<file path="design/flow/config.mk">
export PLATFORM = sky130hd
export DESIGN_NAME = sys_ref_core
export DESIGN_NICKNAME = sys_ref_core
export VERILOG_FILES = /design/flow/design.v
export SDC_FILE = /design/flow/constraint.sdc
export NUM_CORES = 4
export LEC_CHECK = 0
export ABC_AREA = 1
export CAP_MARGIN = 20
export CORE_ASPECT_RATIO = 0.5
export CORE_MARGIN = 2
export CORE_UTILIZATION = 72
export CTS_CLUSTER_DIAMETER = 360
export CTS_CLUSTER_SIZE = 95
export HOLD_SLACK_MARGIN = 0.28
export PLACE_DENSITY = 0.36
export SETUP_SLACK_MARGIN = -1.01
export SLEW_MARGIN = 20
export TNS_END_PERCENT = 5
</file>
<file path="design/flow/constraint.sdc">
create_clock -name core_clock -period 16.3 [get_ports {CLK}]
set_input_delay 3.2600 -clock core_clock [delete_from_list [all_inputs] [get_ports {CLK}]]
set_output_delay 3.2600 -clock core_clock [all_outputs]
set_load 0.01 [all_outputs]
</file>
<file path="design/flow/design.v">
module SYS_CTRL #( parameter ADDR_WIDTH = 4, DATA_WIDTH = 8) (
	input	wire							CLK,
	input	wire							RST,
	input	wire	[DATA_WIDTH-1:0]		UART_RX_DATA,   	 
	input	wire							UART_RX_Valid,		 
	input	wire							FIFO_FULL,
	output	reg		[DATA_WIDTH-1:0]		FIFO_WR_DATA,
	output	reg								FIFO_WR_INC,    
	input	wire	[DATA_WIDTH*2-1:0]		ALU_OUT,      
	input	wire							ALU_OUT_Valid, 
	output	reg								ALU_EN,  
	output	reg		[3:0]					ALU_FUN,     
	output	reg								CLKG_EN,    
	output	reg 							CLKDIV_EN,
	input	wire	[DATA_WIDTH-1:0]		Rd_Reg,       
	input	wire							Rd_Reg_Valid, 
	output	reg		[DATA_WIDTH-1:0]		Wr_Reg,   
	output	reg 	[ADDR_WIDTH-1:0]		Addr,  
	output	reg 							RdEn,  
	output	reg 							WrEn
	);
typedef enum bit [3:0] {
		IDLE        	= 4'b0000,
		RF_Wr_Addr 		= 4'b0001,
		RF_Wr_Data  	= 4'b0011,
		RF_Rd_Addr  	= 4'b0010,
		FIFO_WRITE_RF 	= 4'b0110,
		Operand_A   	= 4'b0111,
		Operand_B 		= 4'b0101,
		FUN_of_ALU  	= 4'b0100,
		ALU_Save_OUT    = 4'b1100,
		ALU_1st_Byte    = 4'b1101,
		ALU_2nd_Byte    = 4'b1111
} state;						
state 	current_state, next_state;
reg [ADDR_WIDTH-1:0] 	ADDR_REG; 
reg 					ADDR_REG_CHECK;   
reg [DATA_WIDTH*2-1:0]	ALU_OUT_REG;
reg 					ALU_OUT_REG_CHECK;   
always@(posedge CLK or negedge RST) 
 begin
	if (!RST) 
	 begin
	  current_state <= IDLE;		
	 end
	else 
	 begin
	  current_state <= next_state;
	 end
 end
always@(*)
 begin
 	next_state = IDLE;
 	WrEn        = 1'b0;
 	RdEn        = 1'b0;
 	CLKG_EN     = 1'b0;
 	CLKDIV_EN   = 1'b1;
 	ALU_EN      = 1'b0;
 	FIFO_WR_INC = 1'b0;
 	Addr          = 'b0;
 	Wr_Reg        = 'b0;
 	ALU_FUN       = 'b0;
 	FIFO_WR_DATA  = 'b0;
 	ALU_OUT_REG_CHECK = 1'b0;
 	ADDR_REG_CHECK    = 1'b0;
 	case (current_state)
 	 IDLE : begin
 	 		 if (UART_RX_Valid)
 	 		  begin
 	 		   case (UART_RX_DATA)
 	 		    'hAA : begin
 	 		  		    next_state = RF_Wr_Addr;
 	 		  		   end
 	 		    'hBB : begin
 	 		  		    next_state = RF_Rd_Addr; 
 	 		  		   end
 	 		    'hCC : begin
 	 		  		    next_state = Operand_A; 
 	 		  		   end
 	 		    'hDD : begin
 	 		  		    next_state = FUN_of_ALU; 
 	 		  		   end
 	 		  	default: begin
 	 		  			  next_state = IDLE;
 	 		  			 end
 	 		   endcase
 	 		  end
 	 		end
 	 RF_Wr_Addr : begin
 	 			   if (UART_RX_Valid)
 	 			    begin
 	 			     ADDR_REG_CHECK = 1'b1;
 	 			     next_state = RF_Wr_Data;
 	 			    end
 	 			   else
 	 			    begin
 	 			     ADDR_REG_CHECK = 1'b0;
 	 			     next_state = RF_Wr_Addr;
 	 			    end
 	 			  end
 	 RF_Wr_Data : begin
 	 			   if (UART_RX_Valid)
 	 			    begin
 	 			     WrEn = 1'b1;
 	 			     Addr = ADDR_REG;
 	 			     Wr_Reg = UART_RX_DATA;
 	 			     next_state = IDLE;	
 	 			    end
 	 			   else
 	 			    begin
 	 			     next_state = RF_Wr_Data;
 	 			    end
 	 			  end
 	 RF_Rd_Addr : begin
 	 			   if (UART_RX_Valid)
 	 			    begin
 	 			     RdEn = 1;
 	 			     Addr = UART_RX_DATA[ADDR_WIDTH-1:0];
 	 			     next_state = FIFO_WRITE_RF; 	 			     
 	 			    end
 	 			   else
 	 			    begin
 	 			     next_state = RF_Rd_Addr;
 	 			    end
 	 			  end
  	 FIFO_WRITE_RF : begin
 	 			   if (!FIFO_FULL)    
 	 			    begin
 	 			     FIFO_WR_DATA = Rd_Reg;
 	 			     FIFO_WR_INC = 1'b1;
 	 			     next_state = IDLE; 	 			     
 	 			    end
 	 			   else
 	 			    begin
 	 			     next_state = FIFO_WRITE_RF;
 	 			    end
 	 			  end
 	 Operand_A : begin
 	 			   if (UART_RX_Valid)
 	 			    begin
 	 			     WrEn = 1'b1;
 	 			     Addr = 'b0;
 	 			     Wr_Reg = UART_RX_DATA;
 	 			     next_state = Operand_B;	
 	 			    end
 	 			   else
 	 			    begin
 	 			     next_state = Operand_A;
 	 			    end
 	 			 end
 	 Operand_B : begin
 	 			   if (UART_RX_Valid)
 	 			    begin
 	 			     WrEn = 1'b1;
 	 			     Addr = 'b1;
 	 			     Wr_Reg = UART_RX_DATA;
 	 			     next_state = FUN_of_ALU;	
 	 			    end
 	 			   else
 	 			    begin
 	 			     next_state = Operand_B;
 	 			    end
 	 			 end
 	 FUN_of_ALU : begin
 	 			   CLKG_EN = 1'b1;
 	 			   if (UART_RX_Valid)
 	 			    begin
 	 			     ALU_EN = 1'b1;
 	 			     ALU_FUN = UART_RX_DATA[3:0];
 	 			     next_state = ALU_Save_OUT;
 	 			    end
 	 			   else
 	 			    begin
 	 			     next_state = FUN_of_ALU;
 	 			    end
 	 			 end
 	 ALU_Save_OUT : begin
	 	 			  CLKG_EN = 1'b1;
	 	 			  if (ALU_OUT_Valid)
	 	 			   begin
	 	 			    ALU_OUT_REG_CHECK = 1'b1;
	 	 			    next_state = ALU_1st_Byte;
	 	 			   end
	 	 			  else
	 	 			   begin
	 	 			   	ALU_OUT_REG_CHECK = 1'b0;
	 	 			    next_state = ALU_Save_OUT;
	 	 			   end
 	 			     end
 	 ALU_1st_Byte : begin
 	 				 CLKG_EN = 1'b1;
	 	 			 if (!FIFO_FULL)
	 	 			  begin
	 	 			   FIFO_WR_INC = 1'b1;
	 	 			   FIFO_WR_DATA = ALU_OUT_REG[DATA_WIDTH-1:0];
	 	 			   next_state = ALU_2nd_Byte;
	 	 			  end
	 	 			 else
	 	 			  begin
	 	 			   next_state = ALU_1st_Byte;
	 	 			  end
	 	 			end
 	 ALU_2nd_Byte : begin
 	 				 CLKG_EN = 1'b1;
	 	 			 if (!FIFO_FULL)
	 	 			  begin
	 	 			   FIFO_WR_INC = 1'b1;
	 	 			   FIFO_WR_DATA = ALU_OUT_REG[2*DATA_WIDTH-1:DATA_WIDTH];
	 	 			   next_state = IDLE;
	 	 			  end
	 	 			 else
	 	 			  begin
	 	 			   next_state = ALU_2nd_Byte;
	 	 			  end
	 	 			end
 	 default : begin
 	 			next_state = IDLE;
 	 		   end
 	endcase
 end
always@(posedge CLK or negedge RST)
 begin
 	if (!RST)
 	 begin
 	 	ADDR_REG <= 'b0;
 	 end
 	else if (ADDR_REG_CHECK)
 	 begin
 	 	ADDR_REG <= UART_RX_DATA[ADDR_WIDTH-1:0];
 	 end
 end
always@(posedge CLK or negedge RST)
 begin
 	if (!RST)
 	 begin
 	 	ALU_OUT_REG <= 'b0;
 	 end
 	else if (ALU_OUT_REG_CHECK)
 	 begin
 	 	ALU_OUT_REG <= ALU_OUT;
 	 end
 end
endmodule
module Register_File #( parameter ADDR_WIDTH = 4, DATA_WIDTH = 8, MEM_DEPTH = 16) (
	input	wire 	[DATA_WIDTH-1:0]		WrData,
	input	wire 	[ADDR_WIDTH-1:0]		Adresss,
	input 	wire 							WrEn,
	input	wire 							RdEn,
	input 	wire 							CLK,
	input 	wire 							RST,
	output 	reg 	[DATA_WIDTH-1:0]		RdData,
	output	reg 							RdData_Valid,
	output	wire 	[DATA_WIDTH-1:0]		REG0,
	output	wire 	[DATA_WIDTH-1:0]		REG1,
	output	wire 	[DATA_WIDTH-1:0]		REG2,
	output	wire 	[DATA_WIDTH-1:0]		REG3 
	);
reg [DATA_WIDTH-1:0] Memory [MEM_DEPTH-1:0];
integer i;
always@(posedge CLK or negedge RST)
 begin
 	if (!RST)
 	 begin
 	 	RdData <= 'b0;
 	 	RdData_Valid <= 1'b0;
 	 	for (i=0; i<MEM_DEPTH; i=i+1)
 	 	 begin
 	 	  if(i == 2)
 	 	  	Memory[i] <= 'b10000001;    
 	 	  else if (i == 3)
 	 	  	Memory[i] <= 'b00100000;      
 	 	  else
 	 	  	Memory[i] <= 'b0;
 	 	 end
 	 end
 	else
 	 begin
 	 	if (WrEn && !RdEn)
 	 	 begin
 	 	 	Memory[Adresss] <= WrData;
 	 	 end
 	 	else if (RdEn && !WrEn)
 	 	 begin
 	 	 	RdData <= Memory[Adresss];
 	 	 	RdData_Valid <= 1'b1;
 	 	 end
 	 	else
 	 	 begin
 	 	 	RdData_Valid <= 1'b0;
 	 	 end
 	 end
 end
assign REG0 = Memory[0];
assign REG1 = Memory[1];
assign REG2 = Memory[2];
assign REG3 = Memory[3];
 endmodule
module ALU_16B #( parameter OPER_WIDTH = 8, OUT_WIDTH = OPER_WIDTH*2) (
input		wire		[OPER_WIDTH-1:0]		A,
input		wire		[OPER_WIDTH-1:0]		B,
input		wire												EN,
input		wire		[3:0]								ALU_FUN,
input		wire												CLK,
input		wire												CLK_EN,    
input		wire												RST,
output	reg			[OUT_WIDTH-1:0]			ALU_OUT,
output	reg													OUT_VALID
	);
reg [OUT_WIDTH-1:0] ALU_OUT_Comb;
reg                 OUT_VALID_Comb;
always @(posedge CLK or negedge RST)
 begin
  if(!RST)
   begin
    ALU_OUT   <= 'b0;
    OUT_VALID <= 1'b0;	
   end
  else if (CLK_EN)
   begin  
    ALU_OUT   <= ALU_OUT_Comb;
    OUT_VALID <= OUT_VALID_Comb;
   end	
 end 
always@(*)
 begin
   OUT_VALID_Comb = 1'b0;
   ALU_OUT_Comb   = 'b0;
   if(EN)
    begin
     OUT_VALID_Comb = 1'b1;
		 case (ALU_FUN)
		 4'b0000 : begin
		 						ALU_OUT_Comb = A + B; 							 
		           end 
		4'b0001 : begin
		 						ALU_OUT_Comb = A - B;       				 
			      	end
		 4'b0010 : begin
								ALU_OUT_Comb = A * B;       				 
	   			  	 end
		 4'b0011 : begin
		 						ALU_OUT_Comb = (B == 8'b0) ? 16'b0 : A / B;       				 
		 	 	   		 end
		 4'b0100 : begin
								ALU_OUT_Comb = A & B;      				   
				   		 end
		 4'b0101 : begin
								ALU_OUT_Comb = A | B;       				 
			  	  	 end
		 4'b0110 : begin
								ALU_OUT_Comb = ~ (A & B);      			 
				   		 end
		 4'b0111 : begin
								ALU_OUT_Comb = ~ (A | B);      			 
			 	   		 end
		 4'b1000 : begin
								ALU_OUT_Comb = A ^ B;       				 
				   		 end
		 4'b1001 : begin
								ALU_OUT_Comb = ~(A ^ B);      			 
				   		 end
		 4'b1010 : begin
								if (A == B)             						 
								 begin
								  ALU_OUT_Comb = 'd1;
								 end
								else 
								 begin
								  ALU_OUT_Comb = 'd0;
								 end
				   		 end
		 4'b1011 : begin
								if (A > B)              						 
								 begin
								  ALU_OUT_Comb = 'd2;
								 end
								else
								 begin
								  ALU_OUT_Comb = 'd0;
								 end
				   		 end
		 4'b1100 : begin
						    if (A < B)              						 
							   begin
							    ALU_OUT_Comb = 'd3;
							   end
							  else
							   begin
							    ALU_OUT_Comb = 'd0;
							   end
				   	   end
		 4'b1101 : begin
						    ALU_OUT_Comb = A >> 1;      				 
						   end
		 4'b1110 : begin
								ALU_OUT_Comb = A << 1;     			 		 
						   end
		 default : begin
								ALU_OUT_Comb = 'b0;
							 end
		 endcase
		end
   else 
    begin
   	 OUT_VALID_Comb = 1'b0;
    end
 end
endmodule
module sys_ref_core #(parameter DATA_WIDTH = 8, ADDR_WIDTH = 4)
(
 input   wire                      CLK,
 input   wire                      RST,             
 input   wire  [DATA_WIDTH-1:0]    UART_RX_DATA,
 input   wire                      UART_RX_Valid,
 input   wire                      FIFO_FULL,
 output  wire  [DATA_WIDTH-1:0]    FIFO_WR_DATA,
 output  wire                      FIFO_WR_INC,
 output  wire  [DATA_WIDTH-1:0]    UART_Config,
 output  wire  [DATA_WIDTH-1:0]    Div_Ratio,
 output  wire                      CLKDIV_EN
);
wire                      WrEn;
wire                      RdEn;
wire  [ADDR_WIDTH-1:0]    Addr;
wire  [DATA_WIDTH-1:0]    Wr_Reg;
wire  [DATA_WIDTH-1:0]    Rd_Reg;
wire                      Rd_Reg_Valid;
wire  [DATA_WIDTH-1:0]    Operand_A;
wire  [DATA_WIDTH-1:0]    Operand_B;
wire  [3:0]               ALU_FUN;
wire                      ALU_EN;
wire                      CLKG_EN;
wire  [DATA_WIDTH*2-1:0]  ALU_OUT;
wire                      ALU_OUT_Valid;
SYS_CTRL U0_SYS_CTRL (
	.CLK(CLK),
	.RST(RST),
	.UART_RX_DATA(UART_RX_DATA),
	.UART_RX_Valid(UART_RX_Valid),
	.FIFO_FULL(FIFO_FULL),
	.FIFO_WR_DATA(FIFO_WR_DATA),
	.FIFO_WR_INC(FIFO_WR_INC),
	.ALU_OUT(ALU_OUT),
	.ALU_OUT_Valid(ALU_OUT_Valid),
	.ALU_EN(ALU_EN),
	.ALU_FUN(ALU_FUN),
	.CLKG_EN(CLKG_EN),
	.CLKDIV_EN(CLKDIV_EN),
	.Rd_Reg(Rd_Reg),
	.Rd_Reg_Valid(Rd_Reg_Valid),
	.Wr_Reg(Wr_Reg),
	.Addr(Addr),
	.RdEn(RdEn),
	.WrEn(WrEn)
	);
Register_File U0_Register_File (
	.WrData(Wr_Reg),
	.Adresss(Addr),
	.WrEn(WrEn),
	.RdEn(RdEn),
	.CLK(CLK),
	.RST(RST),
	.RdData(Rd_Reg),
	.RdData_Valid(Rd_Reg_Valid),
	.REG0(Operand_A),
	.REG1(Operand_B),
	.REG2(UART_Config),
	.REG3(Div_Ratio)
	);
ALU_16B U0_ALU_16B (
	.A(Operand_A),
	.B(Operand_B),
	.EN(ALU_EN),
	.ALU_FUN(ALU_FUN),
	.CLK(CLK),
	.CLK_EN(CLKG_EN),
	.RST(RST),
	.ALU_OUT(ALU_OUT),
	.OUT_VALID(ALU_OUT_Valid)
	);
endmodule
</file>
<file path="design/flow/run.sh">
#!/bin/bash
# the make line also repeats each setting of config.mk as NAME=value (left out here)
make -C /OpenROAD-flow-scripts/flow DESIGN_CONFIG=/design/flow/config.mk WORK_HOME=/design/flow/orfs CLKGATE_MAP_FILE= finish
</file>
==> results of run 1 <==
what timing repair did:
action	CTS
buffers inserted	68
pin swaps	77
endpoints found under the setup margin	4
gates resized	84
metal layers:
| layer | overflow | track usage |
|---|---|---|
| met2 | 3072 | 1.636 |
| met5 | 35 | 0.8275 |
| met1 | 298 | 1.001 |
| met4 | 760 | 1.313 |
| met3 | 247 | 0.9425 |
stage by stage:
stage,setup TNS [ns],std cells,instance area [um^2]
2_1_floorplan,-18.40,2348,17180
3_3_place_gp,-14.62,2961,20090
4_1_cts,-15.89,3061,21490
3_5_place_dp,-22.26,2961,20090
==> impl_metrics.tcl, run 1 <==
# metrics dict for downstream scripts
set metrics [dict create \
    synthDominantCellAreaShare 0.2674 \
    dieHeight_um 112.2 \
    error "[ERROR GRT-0232] Routing congestion too high. Check the congestion heatmap in the GUI." \
    core_area_um2 22890 \
    async_flop_share 1.000 \
    dieWidth_um 220.3 \
    pre_cts_ws_ns -7.679 \
    top_area_cell "dfrtp_1" \
    syn_area_per_cell_um2 7.196 \
    ff_type "dfrtp_1" \
    place_hpwl_mm 42.78 \
    synth-area-yosys_um2 16850 \
    numCtsBuffers 17 \
    synthAdderAreaFrac 0.1655 \
    cts_num_sinks 184 \
    failing_step "global routing" \
    yosysWarnings 4 \
    ios 38 \
    syn_inst 2341 \
    ys_cells 2341 \
    grtUsageTotal 1.205 \
    ys_ff 184 \
    ys_top_logic_family "simple AND/OR/NAND/NOR gates" \
    cts_htree_levels 4 \
    top_cell "nand2_1" \
    ys_top_cells_by_area "dfrtp_1 (27%), nand2_1 (14%), ha_1 (12%)" \
    grt_remaining_overflow 4412 \
    root_buffer "clkbuf_16" \
    die_area_um2 24710 \
    compound_area_frac 0.1667 \
    ys_sh_xor 0.03171 \
    synth.distinct_cells 70 \
    status "stopped before the end" \
    clockBufferDepth 2 \
    syn_area_um2 16850 \
    ys_top_cells_by_count "nand2_1 (637), inv_1 (316), o21ai_0 (251)" \
    ys_sh_mux 0.004011 \
    edf_count 0 \
    port_buffers 36 \
    simple_gate_area_frac 0.2658 \
    rows 39 \
    ctsHoldBuffers 0 \
    initial_core_util 0.7361 \
    ys_seq_share 0.2736 \
    place_congestion 1.073 \
]
==> run 2: changes to the inputs <==
- CELL_PAD_IN_SITES_GLOBAL_PLACEMENT: unset -> 0
- CORE_ASPECT_RATIO: 0.5 -> unset
- CORE_UTILIZATION: 72 -> 60
- CTS_CLUSTER_DIAMETER: 360 -> unset
- CTS_CLUSTER_SIZE: 95 -> 63
- HOLD_SLACK_MARGIN: 0.28 -> 0.29
- MAX_ROUTING_LAYER: unset -> met5
- MIN_ROUTING_LAYER: unset -> met1
- PLACE_DENSITY: 0.36 -> unset
- PLACE_DENSITY_LB_ADDON: unset -> 0.17
- SETUP_SLACK_MARGIN: -1.01 -> 5.0
- TNS_END_PERCENT: 5 -> unset
- clock period: 16.3 -> 16.8 ns (I/O delays scaled with it)
==> run 2 against run 1 <==
  * The layout now fails its checks (negative setup slack)
  * Synthesized cell count did not move
  * Synthesized area did not move
  * Die area rose by 19%
==> impl_metrics.tcl, run 2 <==
# collected from the flow reports
set metrics [dict create \
    status "complete, but fails checks" \
    so_faults "negative setup slack" \
    finalSetupViolCount 5 \
    path_buffers 32 \
    place_congestion 0.9911 \
    numCtsBuffers 17 \
    post_drt_wl_per_cell_um 23.43 \
    ys_top_logic_family "simple AND/OR/NAND/NOR gates" \
    dieWidth_um 171.6 \
    synth.distinct_cells 70 \
    synth-area-yosys_um2 16850 \
    ys_cells 2341 \
    worst_slew_pin_slew_ns 1.132 \
    ys_sh_xor 0.03171 \
    warnings 51 \
    place_hpwl_mm 39.96 \
    slowest_delay_ns 0.47 \
    r2r_setup_slack_ns -8.81 \
    cp_slowest_cell "dfrtp_2" \
    synthAdderAreaFrac 0.1655 \
    vias 21470 \
    initial_core_util 0.6080 \
    grt_pass1_vias 18818 \
    antenna_found_initial 7 \
    first_pass_iters 12 \
    cp_max_fo 7 \
    async_flop_share 1.000 \
    cpMostUsedCell "nand2_2" \
    ys_sh_mux 0.004011 \
    grt_max_degree 110 \
    drc 0 \
    drt-initial-drc-count 2950 \
    syn_area_um2 16850 \
    cts_num_sinks 184 \
    regArea_um2 4612 \
    mi_logic_area_um2 12100 \
    critPathRequiredTime_ns 17.14 \
    crit_family "simple AND/OR/NAND/NOR gates" \
    avgViaCountPerCell 6.494 \
    syn_inst 2341 \
    dieHeight_um 171.6 \
    compound_area_frac 0.1667 \
    simple_gate_area_frac 0.2658 \
    r2r-end "U0_ALU_16B.ALU_OUT[0]" \
    cts_htree_levels 4 \
    rows 61 \
    top_cell "nand2_1" \
    clock_skew_ns 0.01735 \
    cp.arrival_ns 25.95 \
    ys_top_cells_by_count "nand2_1 (637), inv_1 (316), o21ai_0 (251)" \
    yosysWarnings 4 \
    timing.critical_path.to "U0_ALU_16B.ALU_OUT[0]" \
    grt_remaining_overflow 0 \
    critical_path_depth 191 \
    cts_tree "done" \
    hold_end "U0_Register_File.Memory[12][6]" \
    port_buffers 36 \
    clockBufferDepth 2 \
    fin_crit_sh 1.524 \
    end_kind "flop" \
    start_kind "flop" \
    synthDominantCellAreaShare 0.2674 \
    ios 38 \
    core_area_um2 27710 \
    hold_depth 2 \
    crit_start "U0_Register_File.Memory[1][0]" \
    fill_cells 1396 \
    syn_area_per_cell_um2 7.196 \
    r2r-start "U0_Register_File.Memory[1][0]" \
    hold_violations 0 \
    root_buffer "clkbuf_16" \
    slew_headroom 0.2261 \
    ys_seq_share 0.2736 \
    period_needed_ns 25.61 \
    drv_cap 0 \
    grtUsageTotal 0.4110 \
    area_growth_pct 42.60 \
    rsz0062_at_grt "yes" \
    grt_pass1_wl_mm 94.72 \
    edf_count 0 \
    ff_type "dfrtp_1" \
    die_area_um2 29430 \
    hp-class "flop to flop" \
    fin_nets 3124 \
    fmax_ghz 0.03905 \
    detail-route-antenna-nets 0 \
    critical_path_class "flop to flop" \
    holdCritStartpoint "U0_Register_File.Memory[12][6]" \
    ys_top_cells_by_area "dfrtp_1 (27%), nand2_1 (14%), ha_1 (12%)" \
    worstRegToRegCells 191 \
    top_area_cell "dfrtp_1" \
    clk_latency_ns 0.46 \
    ys_ff 184 \
    detail_route.wirelength_mm 77.48 \
    layout_setup_ws_ns -8.808 \
    pre_cts_ws_ns -6.269 \
    finalMaxSlewViolations 0 \
    path_clk_slew_ns 0.08 \
]
==> run 2: stage by stage <==
| step | utilization | area (um^2) | hold slack, ns | instances | setup TNS (ns) |
|---|---|---|---|---|---|
| after global placement | 0.7388 | 20470 | 0.4588 | 3050 | -12.37 |
| after floorplan | - | 17340 | 0.4450 | 2348 | -16.15 |
| final | 0.8670 | 24020 | 0.4938 | 3306 | -28.56 |
| after detailed placement | 0.7389 | 20470 | 0.4657 | 3050 | -15.92 |
| after CTS | 0.8170 | 22640 | 0.4834 | 3225 | -11.87 |
| after global routing | 0.8668 | 24010 | 0.5074 | 3303 | -31.54 |
==> run 2: final cells by class <==
cell class / instances / area share
Multi-Input combinational cell: 1760 / 0.5035
Clock buffer: 18 / 0.01828
Antenna cell: 3 / 0.0003125
Timing Repair Buffer: 613 / 0.2041
Tap cell: 378 / 0.01969
Clock inverter: 14 / 0.006615
Inverter: 336 / 0.05547
Sequential cell: 184 / 0.1920
==> run 2: what timing repair did <==
action / 4_1_cts / 5_1_grt
buffers inserted: 143 / 78
resized: 123 / 172
setup endpoints to repair: 7 / 7
pin swaps: 113 / 164
hold buffers: 0 / 0
==> run 2: routing by layer <==
layer	track usage	vias up	share of wire
li1	-	8841	-
met5	0	-	0.00084
met3	0.07984	809	0.14
met4	0.2038	8	0.098
met2	0.6803	1890	0.43
met1	0.5141	9922	0.33
==> run 3: changes to the inputs <==
- ABC_AREA: 1 -> unset
- CELL_PAD_IN_SITES_GLOBAL_PLACEMENT: 0 -> unset
- CORE_UTILIZATION: 60 -> 63
- CTS_CLUSTER_SIZE: 63 -> 95
- HOLD_SLACK_MARGIN: 0.29 -> unset
- MAX_ROUTING_LAYER: met5 -> unset
- MIN_ROUTING_LAYER: met1 -> unset
- PLACE_DENSITY: unset -> 0.36
- PLACE_DENSITY_LB_ADDON: 0.17 -> unset
- SETUP_SLACK_MARGIN: 5.0 -> unset
- clock period: 16.8 -> 27.6 ns (I/O delays scaled with it)
==> run 3 against run 2 <==
  * The run now finishes clean
  * Largest cell class unchanged
  * Synthesized area grew 0.62%
  * Cell count shrank 31%
  * Hold slack gained 0.0077 ns
  * Fmax shrank 1.6%
  * Clock skew grew 0.0022 ns
  * Final area shrank 21%
  * Via count shrank 29%
  * Sequential cell count is the same
  * Critical endpoint unchanged
  * First-iteration DRC count shrank 55%
  * Global-route usage shrank 4.9 points
  * Worst setup slack gained 10 ns
==> impl_metrics.tcl, run 3 <==
# collected from the flow reports
set metrics [dict create \
    critical_path_class "flop to flop" \
    period_needed_ns 26.03 \
    port_buffers 36 \
    syn_inst 1853 \
    cp_max_fo 11 \
    die_area_um2 28230 \
    top_area_cell "dfrtp_1" \
    ys_sh_mux 0.1125 \
    drc 0 \
    critical_path_depth 130 \
    fin_nets 2135 \
    finalMaxSlewViolations 0 \
    compound_area_frac 0.2155 \
    ys_top_logic_family "AND-OR/OR-AND gates" \
    hold_end "U0_SYS_CTRL.current_state[2]" \
    grt_pass1_vias 14876 \
    ys_ff 184 \
    ys_seq_share 0.2719 \
    place_hpwl_mm 36.80 \
    detail_route.wirelength_mm 51.35 \
    start_kind "flop" \
    drv_cap 0 \
    ios 38 \
    holdWs_ns 0.5016 \
    first_pass_iters 6 \
    place_congestion 0.9713 \
    timing.critical_path.to "U0_ALU_16B.ALU_OUT[0]" \
    clock_skew_ns 0.01952 \
    async_flop_share 1.000 \
    fmax_ghz 0.03842 \
    holdCritStartpoint "U0_ALU_16B.OUT_VALID" \
    clockBufferDepth 2 \
    synthDominantCellAreaShare 0.2657 \
    hold_depth 1 \
    edf_count 0 \
    vias 15183 \
    critPathRequiredTime_ns 27.94 \
    diodes 0 \
    hold_violations 0 \
    avgViaCountPerCell 6.668 \
    status "complete, no violations" \
    grt_max_degree 117 \
    slowest_delay_ns 0.52 \
    synth.distinct_cells 109 \
    worst_slew_pin_slew_ns 0.9853 \
    r2r-end "U0_ALU_16B.ALU_OUT[0]" \
    fin_cells 2277 \
    ys_top_cells_by_count "dfrtp_1 (180), nand2_1 (169), ha_1 (162)" \
    ff_type "dfrtp_1" \
    fin_crit_sh 0.9430 \
    syn_area_per_cell_um2 9.147 \
    cts_num_sinks 184 \
    clk_latency_ns 0.45 \
    core_area_um2 26650 \
    grt_remaining_overflow 0 \
    fin_util 0.7097 \
    fill_cells 2116 \
    synth-area-yosys_um2 16950 \
    initial_core_util 0.6360 \
    cp.arrival_ns 26.36 \
    r2r-start "U0_Register_File.Memory[1][0]" \
    top_cell "dfrtp_1" \
    r2r_setup_slack_ns 1.57 \
    yosysWarnings 4 \
    numCtsBuffers 17 \
    warnings 49 \
    slew_headroom 0.3396 \
    finalSetupViolCount 0 \
    simple_gate_area_frac 0.1555 \
    cts_htree_levels 4 \
    path_clk_slew_ns 0.09 \
    cts_tree "done" \
    worstRegToRegCells 130 \
    ys_sh_xor 0.03255 \
    cp_slowest_cell "or4b_1" \
    drt-initial-drc-count 1336 \
    hp-class "flop to flop" \
    crit_start "U0_Register_File.Memory[1][0]" \
    grtUsageTotal 0.3624 \
    ys_top_cells_by_area "dfrtp_1 (27%), ha_1 (12%), mux2_2 (9.8%)" \
    end_kind "flop" \
    area_growth_pct 11.58 \
    cpMostUsedCell "o21a_1" \
    dieWidth_um 168.0 \
    antenna_found_initial 1 \
    dieHeight_um 168.0 \
    dp.cells 2210 \
    root_buffer "clkbuf_16" \
    ctsHoldBuffers 0 \
    rows 60 \
    post_drt_wl_per_cell_um 22.55 \
    ys_cells 1853 \
    synthAdderAreaFrac 0.1651 \
    grt_pass1_wl_mm 80.45 \
    detail-route-antenna-nets 0 \
    crit_family "AND-OR/OR-AND gates" \
    syn_area_um2 16950 \
    path_buffers 7 \
]
==> run 3: layer usage <==
metal,part of all wire,GRT usage,up-vias
met4,0.052,0.1875,2
met1,0.40,0.4576,7377
met3,0.073,0.06065,184
met5,0.00023,0,-
li1,-,-,6973
met2,0.47,0.6017,647
==> run 3: metrics by stage <==
step	TNS, ns	setup WS [ns]	area [um^2]
6_report	0	1.573	18910
5_1_grt	-0.2503	-0.2503	18910
4_1_cts	0	0.06991	18410
3_5_place_dp	-0.4999	-0.4999	17770
3_3_place_gp	0	0.4433	17770
2_1_floorplan	0	1.101	16980
==> run 3: timing repair <==
item,in CTS,in global routing
setup endpoints to repair,1,2
pin swaps,0,15
buffers inserted,0,35
gates resized,6,52
==> run 3: layout make-up <==
type / count / area [um^2] / area share
inverter: 108 / 417.9 / 0.02210
timing repair buffer: 119 / 980.9 / 0.05187
multi-input combinational: 1493 / 11860 / 0.6268
tap: 341 / 426.7 / 0.02256
sequential: 184 / 4609 / 0.2437
clock buffer: 17 / 425.4 / 0.02249
clock inverter: 15 / 197.7 / 0.01045
==> run 4: changes to the inputs <==
- CORE_UTILIZATION: 63 -> 10
- CTS_CLUSTER_SIZE: 95 -> unset
- PLACE_DENSITY: 0.36 -> 0.6
- clock period: 27.6 -> 45.6 ns (I/O delays scaled with it)
==> run 4 against run 3 <==
  * Largest cell class unchanged
  * Sequential cell count is the same
  * Synthesized area is the same
  * Clock skew shrank 0.0054 ns
  * Via count shrank 1.4%
  * Highest routed layer is now met4
==> impl_metrics.tcl, run 4 <==
# collected from the flow reports
set metrics [dict create \
    r2r-start "U0_Register_File.Memory[1][2]" \
    routed-wl-met3_mm 3.498 \
    fin_nets 2093 \
    cp.arrival_ns 30.26 \
    clock_skew_ns 0.01410 \
    path_clk_slew_ns 0.07 \
    hold_depth 2 \
    r2r-end "U0_ALU_16B.ALU_OUT[0]" \
    fmax_ghz 0.03340 \
    critPathRequiredTime_ns 45.92 \
    cts_htree_levels 4 \
    cts_tree "done" \
    rows 151 \
    synth.distinct_cells 109 \
    pre_cts_ws_ns 16.00 \
    ys_sh_mux 0.1125 \
    warnings 47 \
    cts_setup_buffers 0 \
    timing.critical_path.to "U0_ALU_16B.ALU_OUT[0]" \
    numCtsBuffers 17 \
    place_hpwl_mm 40.95 \
    vias 14967 \
    cpMostUsedCell "o21a_1" \
    simple_gate_area_frac 0.1555 \
    syn_area_um2 16950 \
    grt_pass1_vias 14521 \
    hp-class "flop to flop" \
    drc 0 \
    crit_family "AND-OR/OR-AND gates" \
    ios 38 \
    dieWidth_um 415.7 \
    ctsHoldBuffers 0 \
    critical_path_depth 125 \
    synthAdderAreaFrac 0.1651 \
    crit_start "U0_Register_File.Memory[1][2]" \
    antenna_found_initial 0 \
    wl_met1_mm 24.92 \
    ys_sh_xor 0.03255 \
    ys_ff 184 \
    grtUsageTotal 0.06268 \
    slew_headroom 0.2694 \
    die_area_um2 172800 \
    async_flop_share 1.000 \
    critical_path_class "flop to flop" \
    core_area_um2 168900 \
    r2r_setup_slack_ns 15.66 \
    layout_setup_ws_ns 15.66 \
    ff_type "dfrtp_1" \
    synth-area-yosys_um2 16950 \
    top_layer "met4" \
    end_kind "flop" \
    detail_route.wirelength_mm 55.77 \
    dieHeight_um 415.7 \
    top_area_cell "dfrtp_1" \
    cp_max_fo 14 \
    grt_remaining_overflow 0 \
    cts_num_sinks 184 \
    worstRegToRegCells 125 \
    fin_crit_sh 0.6565 \
    met2_length_mm 26.15 \
    hold_violations 0 \
    ys_top_cells_by_area "dfrtp_1 (27%), ha_1 (12%), mux2_2 (9.8%)" \
    holdCritStartpoint "U0_ALU_16B.ALU_OUT[8]" \
    yosysWarnings 4 \
    path_buffers 5 \
    initial_core_util 0.1004 \
    clk_latency_ns 0.46 \
    grt_pass1_wl_mm 86.15 \
    ys_cells 1853 \
    port_buffers 36 \
    cp_slowest_cell "nor3_1" \
    status "complete, no violations" \
    start_kind "flop" \
    period_needed_ns 29.94 \
    place_congestion 0.8982 \
    compound_area_frac 0.2155 \
    ys_top_logic_family "AND-OR/OR-AND gates" \
    area_growth_pct 21.57 \
    slowest_delay_ns 0.83 \
    edf_count 0 \
    diodes 0 \
    rsz0062_at_grt "no" \
    top_cell "dfrtp_1" \
    first_pass_iters 8 \
    worst_slew_pin_slew_ns 1.090 \
    detail-route-antenna-nets 0 \
    drv_cap 0 \
    finalMaxSlewViolations 0 \
    ys_top_cells_by_count "dfrtp_1 (180), nand2_1 (169), ha_1 (162)" \
    hold_end "U0_ALU_16B.ALU_OUT[8]" \
    grt_max_degree 113 \
    syn_inst 1853 \
    drt-initial-drc-count 1331 \
    finalSetupViolCount 0 \
    post_drt_wl_per_cell_um 13.57 \
    synthDominantCellAreaShare 0.2657 \
    ys_seq_share 0.2719 \
    setup_tns_ns 0 \
    fin_util 0.1220 \
    root_buffer "clkbuf_16" \
    avgViaCountPerCell 3.641 \
    clockBufferDepth 2 \
    syn_area_per_cell_um2 9.147 \
    post_cts_resize_count 0 \
]
## run 4: stage by stage
stage | std cells | cell area [um^2] | hold slack [ns]
2_1_floorplan | 1860 | 16980 | 0.4460
3_3_place_gp | 4080 | 20060 | 0.4629
3_5_place_dp | 4080 | 20060 | 0.4679
4_1_cts | 4111 | 20600 | 0.4816
5_1_grt | 4111 | 20610 | 0.5159
6_report | 4111 | 20610 | 0.4791
## run 4: cell type report
| class | count | area, um^2 |
|---|---|---|
| clock buffers | 20 | 446.7 |
| clock inverters | 11 | 90.09 |
| fillers | 19382 | 148300 |
| inverters | 108 | 417.9 |
| multi-input cells | 1493 | 11600 |
| flip-flops and latches | 184 | 4609 |
| well taps | 2218 | 2775 |
| repair buffers | 77 | 661.9 |
## run 4: layer usage
layer / GRT usage / up-vias
met5: 0 / -
met2: 0.1041 / 539
met4: 0.01633 / 0
met3: 0.01112 / 75
li1: - / 6907
met1: 0.08313 / 7446
==> run 5: changes to the inputs <==
- CORE_ASPECT_RATIO: unset -> 1.56
- CORE_UTILIZATION: 10 -> 47
- PLACE_DENSITY: 0.6 -> unset
- PLACE_DENSITY_LB_ADDON: unset -> 0.11
- SETUP_SLACK_MARGIN: unset -> 5.0
- clock period: 45.6 -> 39.7 ns (I/O delays scaled with it)
==> run 5 against run 4 <==
  * Still clean
  * Clock-buffer cell count is 1 lower
  * Synthesized cell count stayed put
  * Non-clock buffer count is 8 lower
  * Global-route usage is 24 points higher
  * Register-to-register slack worse by 6.2 ns
  * Clock skew is 0.0012 ns lower
  * Utilization is 40 points higher
  * Critical path type unchanged
  * Critical endpoint unchanged
  * Highest routed layer unchanged
==> impl_metrics.tcl, run 5 <==
# collected from the flow reports
set metrics [dict create \
    vias 14777 \
    area_growth_pct 8.637 \
    start_kind "flop" \
    fin_nets 2085 \
    finalMaxSlewViolations 0 \
    finalSetupViolCount 0 \
    synth.distinct_cells 109 \
    compound_area_frac 0.2155 \
    hold_end "U0_ALU_16B.ALU_OUT[3]" \
    fin_util 0.5201 \
    regArea_um2 4609 \
    grtUsageTotal 0.2990 \
    edf_count 0 \
    pre_cts_ws_ns 9.871 \
    dieHeight_um 241.2 \
    synthAdderAreaFrac 0.1651 \
    syn_area_per_cell_um2 9.147 \
    post_drt_wl_per_cell_um 23.61 \
    grt_remaining_overflow 0 \
    hp-class "flop to flop" \
    synthDominantCellAreaShare 0.2657 \
    worstRegToRegCells 124 \
    clockBufferDepth 2 \
    critPathRequiredTime_ns 40.04 \
    ys_ff 184 \
    post_cts_resize_count 0 \
    global_route.usage.met1 0.2993 \
    timing.critical_path.to "U0_ALU_16B.ALU_OUT[0]" \
    slowest_delay_ns 0.82 \
    drc 0 \
    cp_max_fo 14 \
    ff_type "dfrtp_1" \
    fin_crit_sh 0.7617 \
    busiest_layer "met2" \
    crit_start "U0_Register_File.Memory[1][0]" \
    root_buffer "clkbuf_16" \
    path_clk_slew_ns 0.08 \
    die_area_um2 37640 \
    cts_tree "done" \
    ys_top_cells_by_area "dfrtp_1 (27%), ha_1 (12%), mux2_2 (9.8%)" \
    r2r_setup_slack_ns 9.46 \
    rsz0062_at_grt "no" \
    mi_logic_area_um2 11620 \
    clock_skew_ns 0.01289 \
    holdCritStartpoint "U0_ALU_16B.ALU_OUT[3]" \
    diodes 0 \
    drt-initial-drc-count 901 \
    cp_slowest_cell "nor3_1" \
    antenna_found_initial 0 \
    critical_path_depth 124 \
    ys_top_logic_family "AND-OR/OR-AND gates" \
    ys_seq_share 0.2719 \
    clk_latency_ns 0.46 \
    warnings 47 \
    simple_gate_area_frac 0.1555 \
    slew_headroom 0.3233 \
    cp.arrival_ns 30.58 \
    detail_route.wirelength_mm 54.91 \
    crit_family "AND-OR/OR-AND gates" \
    numCtsBuffers 17 \
    cts_setup_buffers 0 \
    grt_use_met2 0.5716 \
    synth-area-yosys_um2 16950 \
    top_area_cell "dfrtp_1" \
    hold_violations 0 \
    grt_max_degree 128 \
    cts_num_sinks 184 \
    dieWidth_um 156.0 \
    avgViaCountPerCell 6.353 \
    fill_cells 3341 \
    place_congestion 0.9351 \
    first_pass_iters 7 \
    layout_setup_ws_ns 9.459 \
    hold_depth 1 \
    path_buffers 4 \
    cpMostUsedCell "o21a_1" \
    r2r-start "U0_Register_File.Memory[1][0]" \
    critical_path_class "flop to flop" \
    r2r-end "U0_ALU_16B.ALU_OUT[0]" \
    rows 86 \
    ys_cells 1853 \
    ys_top_cells_by_count "dfrtp_1 (180), nand2_1 (169), ha_1 (162)" \
    initial_core_util 0.4788 \
    met3_usage 0.03214 \
    ys_sh_mux 0.1125 \
    worst_slew_pin_slew_ns 1.010 \
    core_area_um2 35400 \
    grt_pass1_vias 15324 \
    setup_tns_ns 0 \
    async_flop_share 1.000 \
    ctsHoldBuffers 0 \
    grt_pass1_wl_mm 85.43 \
    cts_htree_levels 4 \
    fmax_ghz 0.03307 \
    status "complete, no violations" \
    top_cell "dfrtp_1" \
    drv_cap 0 \
    ios 38 \
    syn_area_um2 16950 \
    place_hpwl_mm 41.26 \
    yosysWarnings 4 \
    end_kind "flop" \
    port_buffers 36 \
    ys_sh_xor 0.03255 \
    period_needed_ns 30.24 \
    detail-route-antenna-nets 0 \
    syn_inst 1853 \
]
## run 5: layout make-up
cell class / count / share of cell area
Multi-Input combinational cell: 1493 / 0.6311
Sequential cell: 184 / 0.2503
Clock buffer: 19 / 0.02460
Clock inverter: 13 / 0.008629
Inverter: 108 / 0.02269
Timing Repair Buffer: 69 / 0.03275
Tap cell: 440 / 0.02990
## run 5: per-stage QoR
step	area, um^2	hold slack, ns	instances
global route	18410	0.5155	2326
floorplan	16980	0.4460	1860
detailed placement	17800	0.4833	2294
finish	18410	0.4995	2326
CTS	18410	0.5063	2326
global placement	17780	0.4688	2294
## run 5: routing by layer
metal / wire length (um) / part of all wire
met2: 29280 / 0.53
met3: 1914 / 0.035
met4: 4251 / 0.077
met5: 0 / 0
met1: 19460 / 0.35
==> run 6: changes to the inputs <==
- ABC_AREA: unset -> 1
- CELL_PAD_IN_SITES_GLOBAL_PLACEMENT: unset -> 0
- CORE_ASPECT_RATIO: 1.56 -> unset
- CORE_UTILIZATION: 47 -> 72
- CTS_CLUSTER_DIAMETER: unset -> 237
- CTS_CLUSTER_SIZE: unset -> 63
- HOLD_SLACK_MARGIN: unset -> 0.29
- MAX_ROUTING_LAYER: unset -> met5
- MIN_ROUTING_LAYER: unset -> met1
- PLACE_DENSITY_LB_ADDON: 0.11 -> 0.07
- SETUP_SLACK_MARGIN: 5.0 -> unset
- clock period: 39.7 -> 23.5 ns (I/O delays scaled with it)
==> run 6 against run 5 <==
  * Now fails the layout checks on negative setup slack
  * Clock-buffer cell count decreased by 1
  * Synthesized area decreased by 0.61%
  * Hold slack got worse by 0.0083 ns
  * Clock skew rose by 0.019 ns
  * Final area up 8.4%
  * Critical endpoint unchanged
  * Highest routed layer is now met5
==> impl_metrics.tcl, run 6 <==
# collected from the flow reports
set metrics [dict create \
    finalSetupViolCount 3 \
    cts_num_sinks 184 \
    syn_area_per_cell_um2 7.196 \
    synth.distinct_cells 70 \
    holdCritStartpoint "U0_SYS_CTRL.ALU_OUT_REG[7]" \
    worst_slew_pin_slew_ns 1.360 \
    fin_nets 2705 \
    rows 55 \
    crit_family "simple AND/OR/NAND/NOR gates" \
    avgViaCountPerCell 6.929 \
    yosysWarnings 4 \
    edf_count 0 \
    port_buffers 36 \
    initial_core_util 0.7396 \
    numCtsBuffers 17 \
    cpMostUsedCell "nand2_1" \
    critical_path_depth 192 \
    top_area_cell "dfrtp_1" \
    ys_seq_share 0.2736 \
    path_buffers 31 \
    grt_pass1_wl_mm 86.36 \
    ctsHoldBuffers 0 \
    rsz0062_at_grt "yes" \
    hp-class "flop to flop" \
    r2r_setup_slack_ns -3.07 \
    end_kind "flop" \
    clock_skew_ns 0.03175 \
    vias 19547 \
    drv_cap 0 \
    first_pass_iters 11 \
    slowest_delay_ns 0.67 \
    ys_ff 184 \
    drt-initial-drc-count 4208 \
    syn_inst 2341 \
    top_cell "nand2_1" \
    ff_type "dfrtp_1" \
    detail-route-antenna-nets 0 \
    r2r-end "U0_ALU_16B.ALU_OUT[0]" \
    critical_path_class "flop to flop" \
    crit_start "U0_Register_File.Memory[1][0]" \
    clk_latency_ns 0.47 \
    ys_top_cells_by_area "dfrtp_1 (27%), nand2_1 (14%), ha_1 (12%)" \
    worstRegToRegCells 192 \
    final_cell_area_um2 19970 \
    critPathRequiredTime_ns 23.84 \
    so_faults "negative setup slack" \
    ios 38 \
    root_buffer "clkbuf_16" \
    simple_gate_area_frac 0.2658 \
    timing.critical_path.to "U0_ALU_16B.ALU_OUT[0]" \
    post_drt_wl_per_cell_um 23.66 \
    fmax_ghz 0.03764 \
    synthDominantCellAreaShare 0.2674 \
    detail_route.wirelength_mm 66.74 \
    cts_htree_levels 4 \
    dpl_cell_area_um2 18060 \
    ys_top_cells_by_count "nand2_1 (637), inv_1 (316), o21ai_0 (251)" \
    grtUsageTotal 0.4461 \
    cts_tree "done" \
    ys_top_logic_family "simple AND/OR/NAND/NOR gates" \
    cp.arrival_ns 26.91 \
    synthAdderAreaFrac 0.1655 \
    async_flop_share 1.000 \
    period_needed_ns 26.57 \
    ys_sh_xor 0.03171 \
    core_area_um2 22780 \
    grt_max_degree 109 \
    path_clk_slew_ns 0.09 \
    fin_crit_sh 1.131 \
    dieHeight_um 157.0 \
    drc 0 \
    syn_area_um2 16850 \
    antenna_found_initial 3 \
    cp_max_fo 11 \
    cp_slowest_cell "xnor2_1" \
    dieWidth_um 157.0 \
    fin_util 0.8765 \
    ys_sh_mux 0.004011 \
    warnings 49 \
    layout_setup_ws_ns -3.070 \
    place_hpwl_mm 37.00 \
    area_growth_pct 18.52 \
    hold_end "U0_SYS_CTRL.ALU_OUT_REG[7]" \
    slew_headroom 0.08352 \
    fill_cells 1059 \
    hold_depth 2 \
    finalMaxSlewViolations 0 \
    compound_area_frac 0.1667 \
    grt_remaining_overflow 0 \
    clockBufferDepth 2 \
    synth-area-yosys_um2 16850 \
    status "complete, but fails checks" \
    start_kind "flop" \
    ys_cells 2341 \
    hold_violations 0 \
    die_area_um2 24640 \
    place_congestion 0.9566 \
    grt_pass1_vias 17155 \
    r2r-start "U0_Register_File.Memory[1][0]" \
]
## run 6: area by class of cell
cell class	instances	area (um^2)	share of cell area
Clock inverter	14	177.7	0.008899
Inverter	336	1299	0.06505
Clock buffer	18	429.2	0.02150
Antenna cell	2	5.005	0.0002507
Sequential cell	184	4612	0.2310
Tap cell	313	391.6	0.01962
Timing Repair Buffer	193	1567	0.07846
Multi-Input combinational cell	1761	11480	0.5752
## run 6: metal layers
| layer | wire length (um) | global-route usage | up-vias |
|---|---|---|---|
| met5 | 87 | 0 | - |
| met4 | 6451 | 0.2468 | 4 |
| met3 | 10010 | 0.09967 | 774 |
| met2 | 28430 | 0.7189 | 1983 |
| met1 | 21770 | 0.5585 | 8781 |
| li1 | - | - | 8005 |
## run 6: through the flow
step / TNS, ns / hold WS, ns / setup slack [ns] / instances
CTS: 0 / 0.4900 / 0.007663 / 2778
finish: -5.039 / 0.4911 / -3.070 / 2821
floorplan: 0 / 0.4450 / 0.01156 / 2348
detailed placement: -1.647 / 0.4712 / -1.533 / 2713
global placement: 0 / 0.4644 / 0.07058 / 2713
global route: -7.575 / 0.4987 / -3.995 / 2820
## run 6: what timing repair did
action                     in CTS  in global routing
buffers inserted               32                 41
setup endpoints to repair       2                  2
gates resized                  41                139
pin swaps                      35                 79
cloned                          1                  0
==> run 7: changes to the inputs <==
- ABC_AREA: 1 -> 0
- CORE_MARGIN: 2 -> 4
- CORE_UTILIZATION: 72 -> 50
- CTS_CLUSTER_DIAMETER: 237 -> unset
- MIN_ROUTING_LAYER: met1 -> met2
- PLACE_DENSITY_LB_ADDON: 0.07 -> 0.17
- clock period: 23.5 -> 17.5 ns (I/O delays scaled with it)
==> run 7 against run 6 <==
  * Clock skew down 0.014 ns
  * Hold slack lost 0.010 ns
  * Non-clock buffer count grew 323
  * Global-route usage is 4.1 points higher
  * Die area is 50% higher
  * Fails layout checks on design-rule violations, negative setup slack
  * Critical path type unchanged
  * First-iteration DRC count rose by 33%
  * Via count grew 20%
  * Final area rose by 14%
  * Sequential cell count unchanged
  * Critical path depth shrank 62
==> impl_metrics.tcl, run 7 <==
# collected from the flow reports
set metrics [dict create \
    status "complete, but fails checks" \
    so_faults "design-rule violations, negative setup slack" \
    fmax_ghz 0.04177 \
    dieHeight_um 192.1 \
    drt-initial-drc-count 5587 \
    grtUsageTotal 0.4870 \
    ys_top_cells_by_count "dfrtp_1 (180), nand2_1 (169), ha_1 (162)" \
    fin_nets 2532 \
    cts_tree "done" \
    cts_htree_levels 4 \
    hold_violations 0 \
    clock_skew_ns 0.01799 \
    cts_num_sinks 184 \
    top_cell "dfrtp_1" \
    synthAdderAreaFrac 0.1651 \
    ff_type "dfrtp_1" \
    root_buffer "clkbuf_16" \
    r2r-start "U0_Register_File.Memory[1][0]" \
    path_clk_slew_ns 0.09 \
    syn_area_um2 16950 \
    vias 23440 \
    holdCritStartpoint "U0_ALU_16B.OUT_VALID" \
    cp_max_fo 7 \
    r2r_setup_slack_ns -6.44 \
    avgViaCountPerCell 8.413 \
    place_congestion 1.007 \
    worstRegToRegCells 130 \
    ys_sh_xor 0.03255 \
    r2r-end "U0_ALU_16B.ALU_OUT[0]" \
    hp-class "flop to flop" \
    start_kind "flop" \
    detail_route.wirelength_mm 62.18 \
    first_pass_iters 54 \
    path_buffers 23 \
    drv_cap 0 \
    end_kind "flop" \
    crit_start "U0_Register_File.Memory[1][0]" \
    hold_depth 1 \
    syn_area_per_cell_um2 9.147 \
    period_needed_ns 23.94 \
    dieWidth_um 192.1 \
    grt_max_degree 129 \
    grt_pass1_vias 25163 \
    clk_latency_ns 0.44 \
    fin_cells 2786 \
    post_drt_wl_per_cell_um 22.32 \
    slowest_delay_ns 0.55 \
    core_area_um2 33450 \
    final_cell_area_um2 22740 \
    warnings 50 \
    timing.critical_path.to "U0_ALU_16B.ALU_OUT[0]" \
    fill_cells 2617 \
    place_hpwl_mm 42.80 \
    synth-area-yosys_um2 16950 \
    setup_tns_ns -14.84 \
    layout_setup_ws_ns -6.442 \
    cp_slowest_cell "or4b_4" \
    critPathRequiredTime_ns 17.82 \
    ios 38 \
    critical_path_depth 130 \
    yosysWarnings 4 \
    crit_family "AND-OR/OR-AND gates" \
    cp.arrival_ns 24.26 \
    initial_core_util 0.5068 \
    simple_gate_area_frac 0.1555 \
    grt_remaining_overflow 0 \
    detail-route-antenna-nets 0 \
    fin_crit_sh 1.368 \
    antenna_found_initial 1 \
    numCtsBuffers 17 \
    clockBufferDepth 2 \
    finalMaxSlewViolations 0 \
    slew_headroom 0.2514 \
    synth.distinct_cells 109 \
    ys_sh_mux 0.1125 \
    die_area_um2 36910 \
    edf_count 0 \
    grt_pass1_wl_mm 94.41 \
    top_area_cell "dfrtp_1" \
    dpl_cell_area_um2 20620 \
    ys_cells 1853 \
    syn_inst 1853 \
    dp.cells 2633 \
    compound_area_frac 0.2155 \
    worst_slew_pin_slew_ns 1.119 \
    ys_top_cells_by_area "dfrtp_1 (27%), ha_1 (12%), mux2_2 (9.8%)" \
    ys_top_logic_family "AND-OR/OR-AND gates" \
    ys_seq_share 0.2719 \
    area_growth_pct 34.14 \
    port_buffers 36 \
    ys_ff 184 \
    synthDominantCellAreaShare 0.2657 \
    rows 67 \
    cpMostUsedCell "buf_4" \
    drc 2 \
    critical_path_class "flop to flop" \
    hold_end "U0_SYS_CTRL.current_state[2]" \
    async_flop_share 1.000 \
    rsz0062_at_grt "yes" \
    finalSetupViolCount 4 \
]
==> run 7: area by class of cell <==
type / count / area (um^2) / share of cell area
multi-input cells: 1493 / 12500 / 0.5499
inverters: 108 / 432.9 / 0.01904
diodes: 5 / 12.51 / 0.0005503
flip-flops and latches: 184 / 4612 / 0.2028
clock inverters: 15 / 190.2 / 0.008365
clock buffers: 17 / 425.4 / 0.01871
well taps: 448 / 560.5 / 0.02465
repair buffers: 516 / 4001 / 0.1760
==> run 7: repair_timing <==
| action | 4_1_cts | 5_1_grt |
|---|---|---|
| hold buffers | 0 | 0 |
| setup buffers | 72 | 44 |
| endpoints found under the setup margin | 4 | 4 |
| pin swaps | 31 | 67 |
| cloned | 0 | 0 |
| resized | 35 | 75 |
==> run 7: metal layers <==
metal,share of wire,vias to the layer above,global-route usage
met5,0.0050,-,0.1854
li1,-,7714,-
met4,0.16,15,0.1462
met3,0.37,1172,0.5981
met2,0.47,6489,0.6023
met1,0,8050,-
==> run 7: through the flow <==
step,hold slack [ns],util,setup WS [ns]
after floorplan,0.4460,-,-6.707
after global placement,0.4616,0.6164,-5.378
after detailed placement,0.4708,0.6165,-6.246
after CTS,0.4883,0.6578,-5.536
after global routing,0.5181,0.6798,-7.536
final,0.4807,0.6798,-6.442
==> run 8: changes to the inputs <==
- ABC_AREA: 0 -> unset
- CELL_PAD_IN_SITES_GLOBAL_PLACEMENT: 0 -> unset
- CORE_MARGIN: 4 -> 2
- CORE_UTILIZATION: 50 -> 72
- CTS_CLUSTER_DIAMETER: unset -> 364
- CTS_CLUSTER_SIZE: 63 -> 15
- HOLD_SLACK_MARGIN: 0.29 -> unset
- MAX_ROUTING_LAYER: met5 -> unset
- MIN_ROUTING_LAYER: met2 -> unset
- PLACE_DENSITY_LB_ADDON: 0.17 -> 0.3
- SETUP_SLACK_MARGIN: unset -> 1.38
- clock period: 17.5 -> 13.4 ns (I/O delays scaled with it)
==> run 8 against run 7 <==
  * The flow now stops in global routing
  * Die area down 33%
  * Synthesized area unchanged
  * Synthesized cell count unchanged
==> impl_metrics.tcl, run 8 <==
# metrics dict for downstream scripts
set metrics [dict create \
    grt_remaining_overflow 431 \
    edf_count 0 \
    error "[ERROR GRT-0116] Global routing finished with congestion. Check the congestion regions in the DRC Viewer." \
    pre_cts_ws_ns -10.69 \
    cts_num_sinks 184 \
    cts_htree_levels 4 \
    top_area_cell "dfrtp_1" \
    ys_top_logic_family "AND-OR/OR-AND gates" \
    synthDominantCellAreaShare 0.2657 \
    syn_area_um2 16950 \
    status "stopped before the end" \
    grtUsageTotal 0.8949 \
    place_congestion 1.019 \
    clockBufferDepth 2 \
    ys_top_cells_by_count "dfrtp_1 (180), nand2_1 (169), ha_1 (162)" \
    ios 38 \
    compound_area_frac 0.2155 \
    simple_gate_area_frac 0.1555 \
    ys_seq_share 0.2719 \
    ys_ff 184 \
    synthAdderAreaFrac 0.1651 \
    synth.distinct_cells 109 \
    ff_type "dfrtp_1" \
    yosysWarnings 4 \
    rows 56 \
    root_buffer "clkbuf_16" \
    port_buffers 36 \
    ys_top_cells_by_area "dfrtp_1 (27%), ha_1 (12%), mux2_2 (9.8%)" \
    failing_step "global routing" \
    ys_cells 1853 \
    dieWidth_um 157.4 \
    ys_sh_mux 0.1125 \
    initial_core_util 0.7286 \
    syn_area_per_cell_um2 9.147 \
    top_cell "dfrtp_1" \
    ys_sh_xor 0.03255 \
    syn_inst 1853 \
    core_area_um2 23260 \
    numCtsBuffers 17 \
    die_area_um2 24780 \
    dieHeight_um 157.4 \
    async_flop_share 1.000 \
    synth-area-yosys_um2 16950 \
    place_hpwl_mm 43.62 \
]
run 8: stage by stage:
step           TNS (ns)  cells  cell area (um^2)  utilization
4_1_cts          -30.44   2649             22360       0.9614
3_5_place_dp     -33.59   2479             20280       0.8720
3_3_place_gp     -28.02   2479             20280       0.8718
2_1_floorplan    -34.17   1860             17380            -
run 8: repair_timing:
| action | 4_1_cts |
|---|---|
| endpoints found under the setup margin | 7 |
| resized | 85 |
| gates cloned | 0 |
| buffers inserted | 138 |
| hold endpoints to repair | 0 |
| hold buffers | 0 |
| pin swaps | 76 |
run 8: layer usage:
metal / GRT usage / overflow
met5: 0.5487 / 2
met4: 0.9511 / 156
met3: 0.7756 / 18
met2: 1.025 / 240
met1: 0.8673 / 15
==> run 9: changes to the inputs <==
- CAP_MARGIN: 20 -> 5
- CTS_CLUSTER_DIAMETER: 364 -> 82
- CTS_CLUSTER_SIZE: 15 -> unset
- PLACE_DENSITY: unset -> 0.67
- PLACE_DENSITY_LB_ADDON: 0.3 -> unset
- SETUP_SLACK_MARGIN: 1.38 -> 3.67
- clock period: 13.4 -> 25.4 ns (I/O delays scaled with it)
==> run 9 against run 8 <==
  * Synthesized area stayed put
  * The layout now fails its checks (max-capacitance violations, max-slew violations, negative setup slack)
  * Die area stayed put
  * Synthesized cell count stayed put
==> impl_metrics.tcl, run 9 <==
# collected from the flow reports
set metrics [dict create \
    initial_core_util 0.7286 \
    drv_cap 2 \
    crit_start "U0_Register_File.Memory[1][2]" \
    ys_top_cells_by_count "dfrtp_1 (180), nand2_1 (169), ha_1 (162)" \
    grt_remaining_overflow 0 \
    ys_top_logic_family "AND-OR/OR-AND gates" \
    ys_sh_xor 0.03255 \
    die_area_um2 24780 \
    async_flop_share 1.000 \
    drc 0 \
    clock_skew_ns 0.02393 \
    clk_latency_ns 0.47 \
    syn_inst 1853 \
    root_buffer "clkbuf_16" \
    ys_cells 1853 \
    top_cell "dfrtp_1" \
    area_growth_pct 23.84 \
    core_area_um2 23260 \
    status "complete, but fails checks" \
    avgViaCountPerCell 8.083 \
    ys_ff 184 \
    cp.arrival_ns 29.92 \
    cpMostUsedCell "o21a_1" \
    port_buffers 36 \
    yosysWarnings 4 \
    ys_top_cells_by_area "dfrtp_1 (27%), ha_1 (12%), mux2_2 (9.8%)" \
    post_drt_wl_per_cell_um 31.39 \
    finalMaxSlewViolations 10 \
    finalSetupViolCount 2 \
    compound_area_frac 0.2155 \
    r2r-start "U0_Register_File.Memory[1][2]" \
    grt_pass1_vias 17543 \
    path_clk_slew_ns 0.09 \
    critical_path_class "flop to flop" \
    period_needed_ns 29.56 \
    timing.critical_path.to "U0_ALU_16B.ALU_OUT[0]" \
    cts_num_sinks 184 \
    grt_max_degree 106 \
    first_pass_iters 14 \
    simple_gate_area_frac 0.1555 \
    worst_slew_pin_slew_ns 1.740 \
    fin_nets 2295 \
    syn_area_um2 16950 \
    r2r_setup_slack_ns -4.16 \
    detail_route.wirelength_mm 76.06 \
    hold_violations 0 \
    hold_depth 2 \
    crit_family "AND-OR/OR-AND gates" \
    synth.distinct_cells 109 \
    fmax_ghz 0.03383 \
    dieHeight_um 157.4 \
    hold_end "U0_Register_File.RdData[1]" \
    clockBufferDepth 2 \
    numCtsBuffers 17 \
    path_buffers 12 \
    worstRegToRegCells 131 \
    ctsHoldBuffers 0 \
    grt_pass1_wl_mm 93.06 \
    synthAdderAreaFrac 0.1651 \
    rsz0062_at_grt "yes" \
    setup_tns_ns -7.070 \
    start_kind "flop" \
    critical_path_depth 131 \
    fin_cells 2423 \
    detail-route-antenna-nets 0 \
    grtUsageTotal 0.4877 \
    place_congestion 1.016 \
    cp_slowest_cell "nor3_1" \
    cp_max_fo 7 \
    cts_htree_levels 4 \
    slew_headroom -0.1688 \
    synth-area-yosys_um2 16950 \
    ys_seq_share 0.2719 \
    dp.cells 2191 \
    end_kind "flop" \
    antenna_found_initial 7 \
    fin_crit_sh 1.164 \
    edf_count 0 \
    ios 38 \
    synthDominantCellAreaShare 0.2657 \
    vias 19584 \
    ff_type "dfrtp_1" \
    cts_tree "done" \
    top_area_cell "dfrtp_1" \
    ys_sh_mux 0.1125 \
    slowest_delay_ns 0.96 \
    warnings 52 \
    so_faults "max-capacitance violations, max-slew violations, negative setup slack" \
    holdCritStartpoint "U0_Register_File.RdData[1]" \
    hp-class "flop to flop" \
    rows 56 \
    drt-initial-drc-count 5097 \
    r2r-end "U0_ALU_16B.ALU_OUT[0]" \
    syn_area_per_cell_um2 9.147 \
    dieWidth_um 157.4 \
    place_hpwl_mm 37.30 \
    critPathRequiredTime_ns 25.76 \
    layout_setup_ws_ns -4.160 \
]
## run 9: final cells by class
class | instances | area [um^2]
Sequential cell | 184 | 4612
Fill cell | 975 | 2271
Antenna cell | 8 | 20.02
Timing Repair Buffer | 278 | 2250
Clock inverter | 15 | 221.5
Inverter | 108 | 432.9
Tap cell | 319 | 399.1
Multi-Input combinational cell | 1494 | 12630
Clock buffer | 17 | 425.4
## run 9: metal layers
metal / GRT usage / part of all wire / up-vias
li1: - / - / 7321
met1: 0.5474 / 0.30 / 8878
met2: 0.7750 / 0.40 / 2295
met3: 0.1454 / 0.17 / 1074
met4: 0.3861 / 0.13 / 16
met5: 0 / 0.0056 / -
## run 9: stage by stage
step	hold WS [ns]	instance area, um^2	setup slack, ns	utilization
after floorplan	0.4460	17380	1.193	-
after global placement	0.4695	18110	0.08779	0.7786
after detailed placement	0.4750	18120	-1.072	0.7788
after CTS	0.4956	20360	1.600	0.8754
after global routing	0.5242	20990	-5.473	0.9024
final	0.4913	20990	-4.160	0.9024
## run 9: what timing repair did
item                                    CTS  global route
gates resized                            84            45
endpoints found under the hold margin     0             0
endpoints found under the setup margin    3             3
gates cloned                              1             0
pin swaps                               100            83
buffers inserted                        148            43
